==> run D <==
Design DE2_115_Project_Top, start of the top module:
module DE2_115_Project_Top (
    input  wire        CLOCK_50,
    input  wire        RST,       
    input  wire [3:0]  KEY,       
    input  wire [17:0] SW,        
    output wire [7:0]  LCD_DATA,
    output wire        LCD_RS,
    output wire        LCD_RW,
    output wire        LCD_EN,
    output wire        LCD_ON,   
    output wire        LCD_BLON
);
    assign LCD_ON   = 1'b1;
    assign LCD_BLON = 1'b1;
    wire        cpu_lcd_start;
    wire [2:0]  cpu_lcd_opcode;
    wire [3:0]  cpu_lcd_reg_idx;
    wire [15:0] cpu_lcd_value;
    wire        lcd_is_busy;
    wire system_reset;          
    wire is_splash_screen;  
    wire is_shutdown_screen;  
    wire button_power = !KEY[0];
    wire button_send  = !KEY[1];
    module_mini_cpu cpu (
        .clk(CLOCK_50),
        .rst(RST),
        .button_power(button_power),
        .button_send(button_send),
        .switches(SW),
        .system_reset_out(system_reset),
        .show_splash_req(is_splash_screen),
        .force_blank_req(is_shutdown_screen),
        .lcd_start(cpu_lcd_start),
        .lcd_opcode(cpu_lcd_opcode),
        .lcd_reg_index(cpu_lcd_reg_idx),
        .lcd_value(cpu_lcd_value),
        .lcd_busy(lcd_is_busy)
    );
    lcd_controller display_ctrl (
        .clk(CLOCK_50),
        .rst(system_reset),         
        .start_update(cpu_lcd_start),
        .mode_splash(is_splash_screen),
        .mode_blank(is_shutdown_screen),
        .instruction_opcode(cpu_lcd_opcode),
        .register_index(cpu_lcd_reg_idx),
        .register_value(cpu_lcd_value),
        .busy_flag(lcd_is_busy),
        .lcd_data(LCD_DATA),
        .lcd_rs(LCD_RS),
        .lcd_rw(LCD_RW),
        .lcd_e(LCD_EN)
    );
endmodule
==> flow/config.mk <==
export PLATFORM = sky130hd
export DESIGN_NAME = DE2_115_Project_Top
export DESIGN_NICKNAME = DE2_115_Project_Top
export VERILOG_FILES = /design/flow/design.v
export SDC_FILE = /design/flow/constraint.sdc
export NUM_CORES = 4
export LEC_CHECK = 0
export CAP_MARGIN = 20
export CELL_PAD_IN_SITES_GLOBAL_PLACEMENT = 0
export CORE_ASPECT_RATIO = 0.57
export CORE_MARGIN = 2
export CORE_UTILIZATION = 58
export CTS_CLUSTER_DIAMETER = 169
export GPL_ROUTABILITY_DRIVEN = 1
export SLEW_MARGIN = 0
==> flow/constraint.sdc <==
create_clock -name core_clock -period 2.35 [get_ports {CLOCK_50}]
set_input_delay 0.4700 -clock core_clock [delete_from_list [all_inputs] [get_ports {CLOCK_50}]]
set_output_delay 0.4700 -clock core_clock [all_outputs]
set_load 0.01 [all_outputs]
run.sh (not shown) runs the stock make flow with config.mk's settings and CLKGATE_MAP_FILE=.
==> run K: changes against run D <==
ABC_AREA = 1   (was not set)
CELL_PAD_IN_SITES_GLOBAL_PLACEMENT = not set   (was 0)
CORE_ASPECT_RATIO = not set   (was 0.57)
CORE_UTILIZATION = 72   (was 58)
CTS_CLUSTER_DIAMETER = 245   (was 169)
GPL_ROUTABILITY_DRIVEN = not set   (was 1)
SLEW_MARGIN = 20   (was 0)
==> flow/constraint.sdc (replaced) <==
create_clock -name core_clock -period 6.85 [get_ports {CLOCK_50}]
set_input_delay 1.3700 -clock core_clock [delete_from_list [all_inputs] [get_ports {CLOCK_50}]]
set_output_delay 1.3700 -clock core_clock [all_outputs]
set_load 0.01 [all_outputs]
==> run E: changes against run D <==
CELL_PAD_IN_SITES_GLOBAL_PLACEMENT = 2   (was 0)
CORE_ASPECT_RATIO = not set   (was 0.57)
CORE_UTILIZATION = 40   (was 58)
CTS_CLUSTER_DIAMETER = not set   (was 169)
GPL_ROUTABILITY_DRIVEN = not set   (was 1)
SLEW_MARGIN = 15   (was 0)
==> flow/constraint.sdc (replaced) <==
create_clock -name core_clock -period 20.0 [get_ports {CLOCK_50}]
set_input_delay 4.0000 -clock core_clock [delete_from_list [all_inputs] [get_ports {CLOCK_50}]]
set_output_delay 4.0000 -clock core_clock [all_outputs]
set_load 0.01 [all_outputs]
==> results.json <==
{
  "violations": "negative setup slack",
  "final-setup-viol-count": 8,
  "r2r_start": "cpu.lcd_value[8]$_DFFE_PP_",
  "run_status": "finished with violations",
  "setup_slack_ps": -350
}
-- figures above: run K

==> results.json <==
{
  "r2r_start": "cpu.lcd_value[5]$_DFFE_PP_",
  "number_of_fillers_in_the_final_layout": 3297,
  "violations": "negative setup slack",
  "final-setup-viol-count": 210,
  "post-layout-total-power_w": 0.0209,
  "setup_slack_ps": -5520,
  "run_status": "finished with violations",
  "global_route.peak_usage_layer": "met1",
  "cellInternalPower_w": 0.0159
}
-- figures above: run D

==> results.json <==
{
  "run_status": "no timing/DRC/antenna violations",
  "r2r_start": "cpu.lcd_value[0]$_DFFE_PP_",
  "final-setup-viol-count": 0,
  "setup_slack_ps": 9870
}
-- figures above: run E

